run A:
Design debounce, start of the top module:
module debounce (
  clk,
  reset_n,
  data_in,
  data_out
);
Size in the first run: ~3100 cells after synthesis, about 510 flip-flops, ~66 I/O pins, roughly 29000 um^2 of cells after synthesis.
Settings: LEC_CHECK=0, CAP_MARGIN=5, CORE_MARGIN=2, CORE_UTILIZATION=18, CTS_CLUSTER_DIAMETER=47, CTS_CLUSTER_SIZE=83, GPL_TIMING_DRIVEN=0, MIN_ROUTING_LAYER=met1, PLACE_DENSITY_LB_ADDON=0.04, SLEW_MARGIN=20; clock period 3.22 ns.
run.sh (not shown) runs the stock make flow with config.mk's settings and CLKGATE_MAP_FILE=.
Run A did not stop at any stage, and its layout met the timing, DRC and antenna checks.
Edits applied to the flow inputs when going from run A to run B:
- PLACE_DENSITY_LB_ADDON: 0.04 -> unset
- MIN_ROUTING_LAYER: met1 -> unset
- GPL_TIMING_DRIVEN: 0 -> unset
- CTS_CLUSTER_DIAMETER: 47 -> 397
- CAP_MARGIN: 5 -> 20
- CORE_UTILIZATION: 18 -> 72
- CTS_CLUSTER_SIZE: 83 -> 10
- SETUP_SLACK_MARGIN: unset -> 0.45
- ABC_AREA: unset -> 1
- the clock period (ns, I/O delays scaled along): 3.22 -> 2.22
Notes after the runs:
Of run A and run B, only run A finishes the flow clean. [run B] flow finished | final checks: failed | reasons: negative setup slack. Flip-flop and latch area essentially unchanged between run B and run A. Number of fillers in the final layout: run B and run A compared, higher one is run A. Run B: number of placed cells counting well taps lower than run A. The length of routed met3 wiring reported for run B is greater than that of run A by 1.2 mm. Reported for run B and run A, sequential cell count turned out identical to the last digit. Period utilization for run B: 9.5 points up relative to run A. Compared to run A, run B has largest fanout on the critical path 1 lower. After detailed routing, run A needs less wire than run B. Delta (run B minus run A): number of failing hold endpoints at the final stage closely matched the old numbers; wire length of the first global-routing pass increased 0.37%.
diff inputs: run B => run C
- removing SETUP_SLACK_MARGIN (formerly 0.45)
- removing CTS_CLUSTER_SIZE (formerly 10)
- removing CTS_CLUSTER_DIAMETER (formerly 397)
- changing CORE_UTILIZATION from 72 to 50
- removing ABC_AREA (formerly 1)
- changing the clock period (ns, I/O delays scaled along) from 2.22 to 3.99
Results
Run C gives less met3 track demand over resource than run B did.
Every stage of the flow completed for run C, and the final layout passed the timing, DRC and antenna checks.
Run C against run B: number of cell instances on the worst register-to-register path fell 5, worst hold slack fell 0.12 ns, area reported by Yosys stat fell about 7%, top fanout value on the critical path rose 3.
In run C the count of routing violations after the opening detailed-route iteration turned out 2065 lower than in run B.
Note that the overall power consumption recorded for run B amounts to 1.6 times the value seen in run C.
Summary of run C over run B: setup slack has increased; proportion of synthesized area in mux cells has increased; combinational gate area has decreased.
Inputs modified between run C and run D:
- an added CTS_CLUSTER_SIZE of 15
- an added CORE_ASPECT_RATIO of 0.92
- a change of CORE_UTILIZATION from 50 to 72
- an added SETUP_SLACK_MARGIN of -0.16
- an added PLACE_DENSITY_LB_ADDON of 0.29
- an added CELL_PAD_IN_SITES_DETAIL_PLACEMENT of 0
- a change of SLEW_MARGIN from 20 to 10
- an added CTS_CLUSTER_DIAMETER of 31
- an added ABC_AREA of 1
- a change of the clock period (ns, I/O delays scaled along) from 3.99 to 2.22
==> results <==
Clock power was higher in run D than in run C.
Run C reached the final stage; the timing, DRC and antenna checks on its layout passed.
No crash in run D: every stage finished, but the layout fails its final checks due to negative setup slack.
Re area fraction in and, or, nand and nor cells after synthesis: run D is 11 points up on run C.
Note that the first-pass GRT wire length recorded for run C amounts to 0.74 times the value seen in run D.
In the reports for run C and run D, the larger number of ordinary and repair buffers in the finished layout belongs to run D.

---

oak:
The RTL this note starts from:
==> flow/design.v <==
module debounce (
  clk,
  reset_n,
  data_in,
  data_out
);
  parameter WIDTH = 32;            
  parameter POLARITY = "HIGH";     
  parameter TIMEOUT = 50000;       
  parameter TIMEOUT_WIDTH = 16;    
  input wire clk;
  input wire reset_n;
  input wire [WIDTH-1:0] data_in;
  output wire [WIDTH-1:0] data_out;
  reg [TIMEOUT_WIDTH-1:0] counter [0:WIDTH-1];
  wire counter_reset [0:WIDTH-1];
  wire counter_enable [0:WIDTH-1];
  genvar i;
  generate for (i = 0; i < WIDTH; i = i+1)
  begin:  debounce_counter_loop
    always @ (posedge clk or negedge reset_n)
    begin
      if (reset_n == 0)
      begin
        counter[i] <= 0;
      end
      else
      begin
        if (counter_reset[i] == 1)   
        begin
          counter[i] <= 0;
        end
        else if (counter_enable[i] == 1)
        begin
          counter[i] <= counter[i] + 1'b1;
        end
      end
    end
    if (POLARITY == "HIGH")
    begin
      assign counter_reset[i] = (data_in[i] == 0);
      assign counter_enable[i] = (data_in[i] == 1) & (counter[i] < TIMEOUT);
      assign data_out[i] = (counter[i] == TIMEOUT) ? 1'b1 : 1'b0;
    end
    else
    begin
      assign counter_reset[i] = (data_in[i] == 1);
      assign counter_enable[i] = (data_in[i] == 0) & (counter[i] < TIMEOUT);
      assign data_out[i] = (counter[i] == TIMEOUT) ? 1'b0 : 1'b1;    
    end
  end  
  endgenerate
endmodule
export LEC_CHECK = 0
export ABC_AREA = 1
export CAP_MARGIN = 20
export CELL_PAD_IN_SITES_DETAIL_PLACEMENT = 0
export CORE_ASPECT_RATIO = 0.92
export CORE_MARGIN = 2
export CORE_UTILIZATION = 72
export CTS_CLUSTER_DIAMETER = 31
export CTS_CLUSTER_SIZE = 15
export PLACE_DENSITY_LB_ADDON = 0.29
export SETUP_SLACK_MARGIN = -0.2
export SLEW_MARGIN = 10
create_clock -name core_clock -period 2.22 [get_ports {clk}]
Complete run, failing final checks: oak, reason setup timing.
Relative to oak, the following input files were edited for pine:
# oak
export LEC_CHECK = 0
export ABC_AREA = 1
export CAP_MARGIN = 20
export CELL_PAD_IN_SITES_DETAIL_PLACEMENT = 0
export CORE_ASPECT_RATIO = 0.92
export CORE_MARGIN = 2
export CORE_UTILIZATION = 72
export CTS_CLUSTER_DIAMETER = 31
export CTS_CLUSTER_SIZE = 15
export PLACE_DENSITY_LB_ADDON = 0.29
export SETUP_SLACK_MARGIN = -0.2
export SLEW_MARGIN = 10
create_clock -name core_clock -period 2.22 [get_ports {clk}]
# pine
export LEC_CHECK = 0
export ABC_AREA = 1
export CAP_MARGIN = 20
export CORE_MARGIN = 2
export CORE_UTILIZATION = 61
export SLEW_MARGIN = 20
create_clock -name core_clock -period 3.43 [get_ports {clk}]
[summary]
oak: flow complete, layout not clean; failing: setup timing. pine reached the end of the flow, and the finished layout is clean on the timing, DRC and antenna checks. Looking at group drawing the most power, the clock result is from oak; the registers one comes from pine. pine vs oak, critical path launch point: counter[28][6] vs counter[21][0]. As far as number of sequential cells in the layout goes, pine and oak are indistinguishable; the numbers are identical. pine: overall fraction of global-route tracks in use is 9.5 points lower than what oak reported. Looking only at aggregate negative setup slack, and setting everything else aside, the lower value of pine and oak goes to oak.
Modified inputs, birch compared to pine
# pine
export LEC_CHECK = 0
export ABC_AREA = 1
export CAP_MARGIN = 20
export CORE_MARGIN = 2
export CORE_UTILIZATION = 61
export SLEW_MARGIN = 20
create_clock -name core_clock -period 3.43 [get_ports {clk}]
# birch
export LEC_CHECK = 0
export ABC_AREA = 1
export CAP_MARGIN = 20
export CORE_MARGIN = 2
export CORE_UTILIZATION = 72
export CTS_CLUSTER_DIAMETER = 397
export SLEW_MARGIN = 20
create_clock -name core_clock -period 2.22 [get_ports {clk}]
### Flow results
The layout from birch, despite a flow that completed every stage, fails the layout checks, with the failing checks listed as setup timing. Area growth from synthesis to layout: birch and pine compared, higher one is birch. birch does worse than pine on worst supply voltage drop on vdd. Going from pine to birch, y dimension of the die lost 7.8%, detailed-placement wirelength estimate higher. The via total after detailed routing number comes out higher for birch vs pine. Going from pine to birch, design area +about 4.5%; global-route track usage on met2 +13 points; portion of the layout cell area used by non-clock buffers +3.6 points; total wirelength of the detailed-routed design +12%; slew at the pin with the worst max-slew slack -0.45 ns.
Changes in maple relative to birch:
# birch
export LEC_CHECK = 0
export ABC_AREA = 1
export CAP_MARGIN = 20
export CORE_MARGIN = 2
export CORE_UTILIZATION = 72
export CTS_CLUSTER_DIAMETER = 397
export SLEW_MARGIN = 20
create_clock -name core_clock -period 2.22 [get_ports {clk}]
# maple
export LEC_CHECK = 0
export CAP_MARGIN = 40
export CORE_MARGIN = 2
export CORE_UTILIZATION = 18
export CTS_CLUSTER_DIAMETER = 47
export CTS_CLUSTER_SIZE = 83
export GPL_TIMING_DRIVEN = 0
export HOLD_SLACK_MARGIN = -0.1
export MIN_ROUTING_LAYER = met1
export PLACE_DENSITY_LB_ADDON = 0.04
export SLEW_MARGIN = 20
create_clock -name core_clock -period 3.22 [get_ports {clk}]
--- outcome ---
maple: PASS, flow complete, no timing, DRC or antenna violations. maple gives less non-clock buffer count than birch did. maple gives less number of resized instances in the post-cts repair step than birch did. Compared with birch, in maple total length of routed met3 wires shrank by about 20%, area reported by Yosys stat shrank by 7.0%. maple has cell area after layout above what birch had. maple vs birch: count of port buffers added during placement down by more than 10%. | routed wire length | lower: birch |. Sequential share of layout area, maple and birch: higher on birch. On mux contribution to synthesized area: between maple and birch, it ends up higher for maple.

---

Setup of quartz:
Starts from the design.v that is shown in full above.
export LEC_CHECK = 0
export ABC_AREA = 1
export CAP_MARGIN = 5
export CORE_MARGIN = 2
export CORE_UTILIZATION = 72
export CTS_CLUSTER_SIZE = 27
export HOLD_SLACK_MARGIN = 0.3
export SLEW_MARGIN = 20
create_clock -name core_clock -period 2.25 [get_ports {clk}]
To summarise quartz: no stage aborted, but the layout did not pass its checks, failing on negative setup slack.
> inputs changed (quartz -> violet)
Settings: removing HOLD_SLACK_MARGIN (formerly 0.3); changing CORE_UTILIZATION from 72 to 60; changing CTS_CLUSTER_SIZE from 27 to 84; setting SETUP_SLACK_MARGIN to 0.8 for the first time; changing CAP_MARGIN from 5 to 20; removing ABC_AREA (formerly 1); setting MAX_ROUTING_LAYER to met4 for the first time; changing the clock period (ns, I/O delays scaled along) from 2.25 to 2.72.
==> comparison <==
- Completing all stages was not enough for violet: its layout failed the final checks because of negative setup slack.
- Complete run, failing final checks: quartz, reason negative setup slack.
- Number of combinational gates with multiple inputs, quartz and violet: higher on quartz
- Per the comparison of violet with quartz, post-route cell area essentially unchanged, combinational power decreased about 20%, die area went up 0.0051 sq mm, part of the power in combinational logic flat, adder and majority gate portion of the synthesized area now larger.
--- input diff violet..tundra ---
Settings: an added PLACE_DENSITY_LB_ADDON of 0.01; a deleted MAX_ROUTING_LAYER that had been met4; an added CTS_CLUSTER_DIAMETER of 374; an added ABC_AREA of 1; a change of CORE_UTILIZATION from 60 to 72; a deleted CTS_CLUSTER_SIZE that had been 84; a change of SETUP_SLACK_MARGIN from 0.8 to 0.64; a change of the clock period (ns, I/O delays scaled along) from 2.72 to 2.23.
Results
Relative max-transition margin: tundra and violet compared, lower one is tundra. Between tundra and violet, it is tundra whose placeable core region is lower, by about 10%. Area of the synthesized netlist per yosys stat ends up higher on tundra. When the final numbers for tundra and violet were put side by side, the largest stage delay on the critical path turned out to be smaller in tundra. [tundra] total power divided by cell area rose about 17% relative to violet. Against violet, tundra reports a overall routing resource usage that is higher. Final checks on tundra, whose flow otherwise completed, came back failing, citing negative setup slack. Although it ran to completion, violet produced a layout that fails the final checks because of negative setup slack. tundra against violet: detailed placement HPWL increased by 11000 microns relative to the old numbers; share of synthesized area spent on multiplexers dropped 1.9 points; worst-case hold slack shows a reduction of 0.17 ns. Min detail-routed via count per cell across tundra and violet: violet.
diff inputs: tundra => raven
Settings: PLACE_DENSITY_LB_ADDON: 0.01 -> unset; CTS_CLUSTER_DIAMETER: 374 -> 397; CTS_CLUSTER_SIZE: unset -> 10; SETUP_SLACK_MARGIN: 0.64 -> 0.38; the clock period (ns, I/O delays scaled along): 2.23 -> 2.22.
==> comparison <==
raven completed end to end; final checks failed (negative setup slack). Diff tundra -> raven: detailed-route via count now sits lower; CTS H-tree depth now sits at about the same level; post-CTS setup buffer count now sits lower; total power draw now sits lower. Measured against each other, raven and tundra differ in met1 track utilization from global routing, the higher figure coming from tundra. The relative contribution of combinational cells to total power of raven and that of tundra are within noise of each other.
--- input diff raven..garnet ---
Settings: an added PLACE_DENSITY_LB_ADDON of 0.01; a deleted CTS_CLUSTER_SIZE that had been 10; a change of SETUP_SLACK_MARGIN from 0.38 to 0.66; a change of CTS_CLUSTER_DIAMETER from 397 to 374; a change of CORE_UTILIZATION from 72 to 70; a change of the clock period (ns, I/O delays scaled along) from 2.22 to 2.23.
## What came out
In garnet the implementation ran to completion but is not tape-out ready, as the final checks report negative setup slack.
Compared with raven, in garnet cell area has increased; global-route wire length before repair went up by 5.7%; routed via count divided by cell count saw an increase.

---

Setup of run G:
Starts from the design.v that is shown in full above.
make LEC_CHECK=0 ABC_AREA=1 CAP_MARGIN=20 CORE_MARGIN=2 CORE_UTILIZATION=70 CTS_CLUSTER_DIAMETER=374 SETUP_SLACK_MARGIN=0.12 SLEW_MARGIN=20 finish   # period 2.23 ns
The flow completed for run G, but it is not clean: the layout still shows setup timing.
### run G -> run P
- setting CTS_CLUSTER_SIZE to 10 for the first time
- changing CORE_UTILIZATION from 70 to 72
- changing CTS_CLUSTER_DIAMETER from 374 to 400
- changing SETUP_SLACK_MARGIN from 0.12 to 0.24
- changing the clock period (ns, I/O delays scaled along) from 2.23 to 2.22
Notes after the runs:
To summarise run P: no stage aborted, but the layout did not pass its checks, failing on setup timing.
The topmost layer with routed signal wires comes out met5 in one run and met4 in the other, namely in run P and run G respectively.
Of run P and run G, it is run P that has the lower clock network power share.
[compare] base=run G new=run P: register-to-register slack increased 70 ps, worst vdd rail ir drop decreased 0.12 mV, worst hold slack after final layout decreased 57 ps.
Power and IR drop assume default switching activity.
